==> v36: inputs <==
## ahb_to_apb_bridge
module ahb_to_apb_bridge
#(
        parameter AHB_AW = 32,
        parameter APB_AW = 32,
        parameter AHB_DW = 32,
        parameter APB_DW = 8,
        parameter FIFO_SIZE = 8
)
(
        HCLK,        
        HRESETn,     
        HADDR,       
        HSIZE,       
        HWDATA,      
        HWRITE,      
        HRDATA,      
        HREADY,      
        HRESP,       
        HSELAPB,     
        PADDR,       
        PSEL,        
        PENABLE,     
        PWRITE,      
        PWDATA,      
        PRDATA,      
        PREADY,      
        PSLVERR      
);
localparam RATIO = AHB_DW / APB_DW;
input                   HCLK;
input                   HRESETn;
input [(AHB_AW-1):0]    HADDR;
input [2:0]             HSIZE;
input [(AHB_DW-1):0]    HWDATA;
input                   HWRITE;
input                   HSELAPB;
output [(AHB_DW-1):0]   HRDATA;
output                  HREADY;
output                  HRESP;
input [(APB_DW-1):0]    PRDATA;
input                   PREADY;
input                   PSLVERR;
output [(APB_AW-1):0]   PADDR;
output                  PSEL;
output                  PENABLE;
output                  PWRITE;
output [(APB_DW-1):0]   PWDATA;
wire                    w_hwrite_ahb_to_apb;
wire [AHB_DW - 1 : 0]   w_hrdata_apb_to_ahb;
wire [AHB_AW - 1 : 0]   w_haddr;
wire [2:0]              w_hsize;
wire                    w_hready;
wire                    w_fifo_empty;
wire                    w_fifo_full;
  ...
make LEC_CHECK=0 ABC_AREA=1 CAP_MARGIN=20 CELL_PAD_IN_SITES_GLOBAL_PLACEMENT=0 CORE_ASPECT_RATIO=0.87 CORE_MARGIN=2 CORE_UTILIZATION=72 CTS_CLUSTER_DIAMETER=42 CTS_CLUSTER_SIZE=29 MAX_ROUTING_LAYER=met4 PLACE_DENSITY=0.64 SETUP_SLACK_MARGIN=-0.28 SLEW_MARGIN=20 finish   # period 2.91 ns
run.sh (not shown) runs the stock make flow with config.mk's settings and CLKGATE_MAP_FILE=.
==> v1: changes against v36 <==
Settings changed: ABC_AREA 1 to unset, CELL_PAD_IN_SITES_GLOBAL_PLACEMENT 0 to unset, CORE_ASPECT_RATIO 0.87 to 1.04, CORE_UTILIZATION 72 to 40, CTS_CLUSTER_DIAMETER 42 to unset, CTS_CLUSTER_SIZE 29 to 92, MAX_ROUTING_LAYER met4 to unset, PLACE_DENSITY 0.64 to unset, SETUP_SLACK_MARGIN -0.28 to unset.
==> flow/constraint.sdc (replaced) <==
create_clock -name core_clock -period 6.0 [get_ports {HCLK}]
set_input_delay 1.2000 -clock core_clock [delete_from_list [all_inputs] [get_ports {HCLK}]]
set_output_delay 1.2000 -clock core_clock [all_outputs]
set_load 0.01 [all_outputs]
==> v6: changes against v36 <==
Settings changed: ABC_AREA 1 to unset, CAP_MARGIN 20 to 0, CELL_PAD_IN_SITES_GLOBAL_PLACEMENT 0 to unset, CORE_ASPECT_RATIO 0.87 to unset, CTS_CLUSTER_DIAMETER 42 to 93, CTS_CLUSTER_SIZE 29 to 14, MAX_ROUTING_LAYER met4 to unset, PLACE_DENSITY 0.64 to unset, SETUP_SLACK_MARGIN -0.28 to 0.45.
==> flow/constraint.sdc (replaced) <==
create_clock -name core_clock -period 2.9 [get_ports {HCLK}]
set_input_delay 0.5800 -clock core_clock [delete_from_list [all_inputs] [get_ports {HCLK}]]
set_output_delay 0.5800 -clock core_clock [all_outputs]
set_load 0.01 [all_outputs]
==> v26: changes against v36 <==
Settings changed: ABC_AREA 1 to unset, CELL_PAD_IN_SITES_GLOBAL_PLACEMENT 0 to unset, CORE_ASPECT_RATIO 0.87 to unset, CORE_UTILIZATION 72 to 34, CTS_CLUSTER_DIAMETER 42 to unset, CTS_CLUSTER_SIZE 29 to unset, MAX_ROUTING_LAYER met4 to unset, PLACE_DENSITY 0.64 to unset, SETUP_SLACK_MARGIN -0.28 to unset.
==> flow/constraint.sdc (replaced) <==
create_clock -name core_clock -period 5.23 [get_ports {HCLK}]
set_input_delay 1.0460 -clock core_clock [delete_from_list [all_inputs] [get_ports {HCLK}]]
set_output_delay 1.0460 -clock core_clock [all_outputs]
set_load 0.01 [all_outputs]
==> results <==
v26 ran to the end with no violations. v1 completed without violations. v6 completed and failed the layout checks on setup timing. v36 completed and failed the layout checks on setup timing. Final cell count, lowest first: v6, v1, v26, v36. Between v36 and v1, the lower sequential share of layout area is in v36 (gap 3.2 points). In v36 the synthesized cell count is higher than in v1, by 81%. Power, highest first: v36, v6, v26, v1. Between v6 and v26, the lower clock-buffer cell count is in v6 (gap 8). Core utilization: v1 is lower than v36 (39 points). Of v26 and v6, v6 has the higher combinational power (gap 49%, measured against v6). First-iteration DRC count: v36 > v6 > v26 > v1. Clock power: v1 < v26 < v6 < v36. Against v1, the die area of v6 is lower by about 44%. The lowest register-to-register slack belongs to v6, the highest to v1.
==> figures <==
Critical register-to-register path endpoint: v26 APB.r_cnt[2]$_DFFE_PN0P_; v36 AHB.o_HADDR[10]$_DFFE_PN0P_; v1 FIFO_MEMORY.fifo_mem_haddr_r[5][5]$_DFFE_PP_; v6 FIFO_MEMORY.fifo_mem_hsize_r[6][1]$_DFFE_PP_
Drt first pass iters: v26 7; v36 6; v1 5; v6 6
Fraction of post-synthesis cell area in the top cell type by area: v26 60.1%; v36 57.3%; v1 60.1%; v6 60.1%
Yosys synthesis chip area: v26 26800 um2; v36 28100 um2; v1 26800 um2; v6 26800 um2
Proportion of cell area spent on the clock network: v26 6.88%; v36 6.17%; v1 7.19%; v6 4.79%
Hold buffers post-CTS: v26 0; v36 0; v1 0; v6 1
Inst Count DP: v26 2566; v36 3193; v1 2404; v6 2047
Number of library cell types mapped by synthesis: v26 66; v36 44; v1 66; v6 66
Routing usage on met2: v26 25.2%; v36 60.2%; v1 29.6%; v6 58.7%
Cell count of the worst hold path: v26 1; v36 -; v1 1; v6 1
Gr usage total: v26 15.6%; v36 39.9%; v1 17.8%; v6 35.6%
Cell area after synthesis: v26 26800 um2; v36 28100 um2; v1 26800 um2; v6 26800 um2
Number of setup violations in the final report: v26 0; v36 254; v1 0; v6 617
Antenna violations before repair: v26 6; v36 1; v1 6; v6 2
Status: v26 finished clean; v36 finished with violations; v1 finished clean; v6 finished with violations
Reasons for failing layout checks: v26 -; v36 setup timing; v1 -; v6 setup timing
Non-clock inverter count in the final layout: v26 13; v36 110; v1 13; v6 13
Count of buffering cells on the critical path with inverters included: v26 2; v36 3; v1 1; v6 3
Worst slew margin: v26 32.6%; v36 35.7%; v1 26.2%; v6 38.2%
Reg clk slew, reported paths: v26 0.06 ns; v36 0.08 ns; v1 0.06 ns; v6 0.08 ns
RePlAce Congestion: v26 0.773; v36 0.940; v1 0.803; v6 0.863
Ys cells: v26 1418; v36 2573; v1 1418; v6 1418
DRT Wirelength: v26 62800 um; v36 80200 um; v1 60200 um; v6 78500 um
Worst hold-check path type: v26 reg -> reg; v36 in -> async; v1 reg -> reg; v6 reg -> reg

==> ember: inputs <==
Starting RTL as in the previous note.
clock: 3.41 ns
lec_check: 0
abc_area: 1
cap_margin: 20
cell_pad_in_sites_global_placement: 0
core_aspect_ratio: 1.44
core_margin: 3
core_utilization: 66
cts_cluster_diameter: 42
cts_cluster_size: 29
max_routing_layer: met4
place_density_lb_addon: 0.26
slew_margin: 20
==> xenon (differences from ember) <==
CAP_MARGIN = 0   (was 20)
CORE_ASPECT_RATIO = 0.87   (was 1.44)
CORE_MARGIN = 2   (was 3)
CORE_UTILIZATION = 72   (was 66)
HOLD_SLACK_MARGIN = -0.09   (was not set)
PLACE_DENSITY = 0.64   (was not set)
PLACE_DENSITY_LB_ADDON = not set   (was 0.26)
SETUP_SLACK_MARGIN = -0.28   (was not set)
==> flow/constraint.sdc (replaced) <==
create_clock -name core_clock -period 2.9 [get_ports {HCLK}]
set_input_delay 0.5800 -clock core_clock [delete_from_list [all_inputs] [get_ports {HCLK}]]
set_output_delay 0.5800 -clock core_clock [all_outputs]
set_load 0.01 [all_outputs]
==> nickel (differences from ember) <==
ABC_AREA = 0   (was 1)
CORE_MARGIN = 2   (was 3)
CORE_UTILIZATION = 65   (was 66)
CTS_CLUSTER_DIAMETER = 99   (was 42)
==> flow/constraint.sdc (replaced) <==
create_clock -name core_clock -period 8.49 [get_ports {HCLK}]
set_input_delay 1.6980 -clock core_clock [delete_from_list [all_inputs] [get_ports {HCLK}]]
set_output_delay 1.6980 -clock core_clock [all_outputs]
set_load 0.01 [all_outputs]
==> raven (differences from ember) <==
ABC_AREA = not set   (was 1)
CELL_PAD_IN_SITES_GLOBAL_PLACEMENT = not set   (was 0)
CORE_ASPECT_RATIO = not set   (was 1.44)
CORE_MARGIN = 2   (was 3)
CTS_CLUSTER_DIAMETER = not set   (was 42)
CTS_CLUSTER_SIZE = not set   (was 29)
MAX_ROUTING_LAYER = not set   (was met4)
PLACE_DENSITY_LB_ADDON = not set   (was 0.26)
==> flow/constraint.sdc (replaced) <==
create_clock -name core_clock -period 2.9 [get_ports {HCLK}]
set_input_delay 0.5800 -clock core_clock [delete_from_list [all_inputs] [get_ports {HCLK}]]
set_output_delay 0.5800 -clock core_clock [all_outputs]
set_load 0.01 [all_outputs]
==> out/metrics.yaml <==
status:
  outcome: "complete, no violations"
power_and_ir_drop:
  power_mw: 28.7
  combPwrFrac_pct: 38.7
cells_and_area:
  areaGrowthSynthToFinish_pct: 16.5
routing:
  drt_iter0_drc: 2578
synth:
  logic_family: "simple AND/OR/NAND/NOR gates"
  mux_share_pct: 0.107
  synthAdderAreaFrac_pct: 0.534
die:
  chipArea_sq_um: 45100
  initial_core_util_pct: 66.9
  taps: 552
sta:
  period_minus_slack_ns: 3.35
  grt_setup_unrepaired: "yes"
  setup_viol: 0
global_route:
  grt_use_total_pct: 34.8
  grt_use_met2_pct: 57.8
place:
  dpl.hpwl_microns: 43900
worst_setup_path:
  reg2reg_depth: 14
  cp_cell_sequence: "buf_6 > buf_16 > nor2_4 > nor2_1 > o21ai_1 > o21ai_1 > o211ai_1 > nand2_1 > nor2_2 > nor2_2 > buf_2"
# the run above: ember

==> out/metrics.yaml <==
synth:
  mux_share_pct: 16.6
  synthAdderAreaFrac_pct: 0.561
global_route:
  grt_use_met2_pct: 47.9
worst_setup_path:
  cp_cell_sequence: "buf_12 > mux4_2 > mux2_2 > a222oi_1 > mux2i_1 > clkdlybuf4s50_1"
  reg2reg_depth: 8
die:
  chipArea_sq_um: 42900
status:
  outcome: "complete, no violations"
power_and_ir_drop:
  combPwrFrac_pct: 16.4
sta:
  grt_setup_unrepaired: "no"
place:
  dpl.hpwl_microns: 33100
cells_and_area:
  areaGrowthSynthToFinish_pct: 10.7
# the run above: nickel

==> out/metrics.yaml <==
die:
  taps: 517
  chipArea_sq_um: 40600
sta:
  grt_setup_unrepaired: "yes"
  period_minus_slack_ns: 3.29
  setup_ws_ns: -0.390
  setup_viol: 390
worst_setup_path:
  cp_cell_sequence: "buf_12 > nor2_1 > nor2_1 > o21ai_1 > o21ai_1 > o211ai_1 > nand2_1 > nor2_4 > nor2_1 > dlygate4sd2_1"
power_and_ir_drop:
  power_mw: 35.1
global_route:
  grt_use_total_pct: 41.9
  grt_use_met2_pct: 63.6
status:
  outcome: "finished with violations"
  violations: "setup timing"
# the run above: xenon

==> out/metrics.yaml <==
status:
  outcome: "finished with violations"
  violations: "setup timing"
synth:
  synthAdderAreaFrac_pct: 0.561
  mux_share_pct: 16.6
  logic_family: "multiplexers"
routing:
  drt_iter0_drc: 1752
  wl_per_cell_microns: 28.1
sta:
  period_minus_slack_ns: 3.59
  setup_viol: 410
  grt_setup_unrepaired: "yes"
  setup_ws_ns: -0.693
power_and_ir_drop:
  power_mw: 23.6
  combPwrFrac_pct: 13.8
die:
  initial_core_util_pct: 67.1
  chipArea_sq_um: 42200
global_route:
  grt_use_met2_pct: 51.1
  grt_use_total_pct: 31.4
cells_and_area:
  areaGrowthSynthToFinish_pct: 23.6
  finalNonFillerCells: 2301
worst_setup_path:
  cp_cell_sequence: "buf_12 > buf_12 > mux4_2 > mux2_4 > a222oi_1 > mux2i_1 > buf_2"
# the run above: raven


==> inputs of onyx <==
ahb_to_apb_bridge again, from the RTL that the note above started with.
clock: 5.26 ns
lec_check: 0
cap_margin: 20
cell_pad_in_sites_detail_placement: 1
cell_pad_in_sites_global_placement: 2
core_margin: 2
core_utilization: 57
cts_cluster_size: 68
gpl_timing_driven: 1
slew_margin: 20
tns_end_percent: 20
==> inputs of garnet, as changes to onyx <==
- CELL_PAD_IN_SITES_DETAIL_PLACEMENT: 1 -> unset
- CELL_PAD_IN_SITES_GLOBAL_PLACEMENT: 2 -> unset
- CORE_UTILIZATION: 57 -> 72
- CTS_CLUSTER_DIAMETER: unset -> 352
- CTS_CLUSTER_SIZE: 68 -> 31
- GPL_TIMING_DRIVEN: 1 -> unset
- TNS_END_PERCENT: 20 -> unset
==> flow/constraint.sdc (replaced) <==
create_clock -name core_clock -period 2.9 [get_ports {HCLK}]
set_input_delay 0.5800 -clock core_clock [delete_from_list [all_inputs] [get_ports {HCLK}]]
set_output_delay 0.5800 -clock core_clock [all_outputs]
set_load 0.01 [all_outputs]
==> inputs of tundra, as changes to onyx <==
- ABC_AREA: unset -> 1
- CELL_PAD_IN_SITES_DETAIL_PLACEMENT: 1 -> unset
- CELL_PAD_IN_SITES_GLOBAL_PLACEMENT: 2 -> unset
- CORE_UTILIZATION: 57 -> 40
- CTS_CLUSTER_SIZE: 68 -> unset
- HOLD_SLACK_MARGIN: unset -> 0.09
- SLEW_MARGIN: 20 -> 40
- TNS_END_PERCENT: 20 -> unset
==> flow/constraint.sdc (replaced) <==
create_clock -name core_clock -period 6.0 [get_ports {HCLK}]
set_input_delay 1.2000 -clock core_clock [delete_from_list [all_inputs] [get_ports {HCLK}]]
set_output_delay 1.2000 -clock core_clock [all_outputs]
set_load 0.01 [all_outputs]
==> inputs of yarrow, as changes to onyx <==
- ABC_AREA: unset -> 1
- CELL_PAD_IN_SITES_DETAIL_PLACEMENT: 1 -> unset
- CELL_PAD_IN_SITES_GLOBAL_PLACEMENT: 2 -> unset
- CORE_UTILIZATION: 57 -> 72
- CTS_CLUSTER_SIZE: 68 -> unset
- GPL_TIMING_DRIVEN: 1 -> unset
- TNS_END_PERCENT: 20 -> 10
==> flow/constraint.sdc (replaced) <==
create_clock -name core_clock -period 2.9 [get_ports {HCLK}]
set_input_delay 0.5800 -clock core_clock [delete_from_list [all_inputs] [get_ports {HCLK}]]
set_output_delay 0.5800 -clock core_clock [all_outputs]
set_load 0.01 [all_outputs]
==> run notes <==
Results of the full flow below.

Timing:
- The run puts the maximum operating frequency at 198.7 MHz.
- Setup repair after global routing left no endpoint under its margin.

Yosys:
- The run gives the post-synthesis share of cell area spent on full adders, half adders and majority gates as 0.5342%.
- In this run the biggest area consumer among cell types represents 57.27% of the synthesized area.

Run status:
- The flow ran to the end and the layout has no timing, DRC or antenna violations.

Power:
- The biggest slice of the total power is consumed by sequential cells.
- The completed layout was analyzed and its total power is 16.56 mW.
- The run gives the power density of the placed cells as 501.4 nW/um2.

GRT:
- The run gives the number of global-route vias before repair as 18,870.
- The initial antenna violation count is 1.
- The run gives the met3 demand-to-capacity share in global routing as 2.374%.

Place:
- The run gives the sum of net half-perimeters after detailed placement as 43,340 um.

Route:
- The run puts the wire length on met1 at 33,420 um.
- In this run the top signal layer used is met4.

Worst hold path:
- The run gives the sink of the worst hold path as APB.hready_detector.out.
The numbers above come from tundra.

==> run notes <==
Results of the full flow below.

Yosys:
- Of the total synthesized cell area, the portion taken by full adders, half adders and majority gates is 0.5606%.

Run status:
- The run finished with no timing, DRC or antenna violations.

GRT:
- The run gives the met3 demand-to-capacity share in global routing as 4.880%.
- The initial antenna violation count is 0.
- The number of global-route vias before repair was 15,560.

Route:
- Per the detail_route log, the uppermost layer with routed signals is met4.

Worst hold path:
- The run gives the sink of the worst hold path as INTERNAL_LOGIC.START_READ_TRANSFER.out.

Timing:
- Setup repair after global routing left no endpoint under its margin.
- The run gives the maximum operating frequency as 200.2 MHz.

Power:
- The run gives the heaviest power group as sequential cells.
- The run gives the total power after layout as 13.06 mW.

Place:
- The run puts the sum of net half-perimeters after detailed placement at 38,210 um.
The numbers above come from onyx.

==> run notes <==
Results of the full flow below.

Power:
- The run gives the power density of the placed cells as 621.5 nW/um2.
- Looking at the group totals, the largest power group turns out to be sequential cells.

Timing:
- The run puts the setup violation total in the final timing report at 9.
- The run gives the maximum operating frequency as 284.4 MHz.
- The run puts the slack of the critical path at -0.6157 ns.

GRT:
- The number of global-route vias before repair is 14,820.
- The run puts the met3 demand-to-capacity share in global routing at 6.109%.
- The initial antenna violation count was 2.

Worst hold path:
- STA shows the worst min-delay path finishing at INTERNAL_LOGIC.START_READ_TRANSFER.out.

Run status:
- The run finished, with violations left.
- The violated checks flagged are setup timing.

Route:
- The highest metal layer carrying signal wires in the routed design is met4.

Place:
- The run puts the sum of net half-perimeters after detailed placement at 36,580 um.

Yosys:
- After Yosys synthesis, full adders, half adders and majority gates account for 0.5606% of the synthesized area.
The numbers above come from garnet.

==> run notes <==
Results of the full flow below.

Place:
- Detailed placement ended at an HPWL of 45,270 um.

Yosys:
- The run gives the post-synthesis share of cell area spent on full adders, half adders and majority gates as 0.5342%.
- Ranked by instance count, the synthesized netlist is headed by 570 x sky130_fd_sc_hd__nand2_1, 536 x sky130_fd_sc_hd__edfxtp_1, 396 x sky130_fd_sc_hd__nor2_1.
- The run puts the top cell type's share of synthesized area at 57.27%.

Timing:
- Derived from the worst setup path, the maximum achievable clock frequency is 297.2 MHz.
- The run puts the final sum of negative setup slack at -3.499 ns.
- The run gives the slack of the critical path as -0.4647 ns.
- The run puts the setup violation total in the final timing report at 10.
- Setup repair after global routing could not meet its margin everywhere.

Flow run:
- The run puts the number of maximum-capacitance violations at 0.

GRT:
- The run puts the number of global-route vias before repair at 22,410.
- The global routing report lists met3 layer usage as 10.85%.
- The run gives the initial antenna violation count as 3.

Power:
- The run gives the heaviest power group as combinational logic.
- The run gives the power density of the placed cells as 1096 nW/um2.

Route:
- The run gives the highest metal layer with signal wires as met5.

Run status:
- A clean result was blocked by setup timing.
- The flow ran to the end, but the layout failed its checks.
The numbers above come from yarrow.

Power and IR drop assume default switching activity.
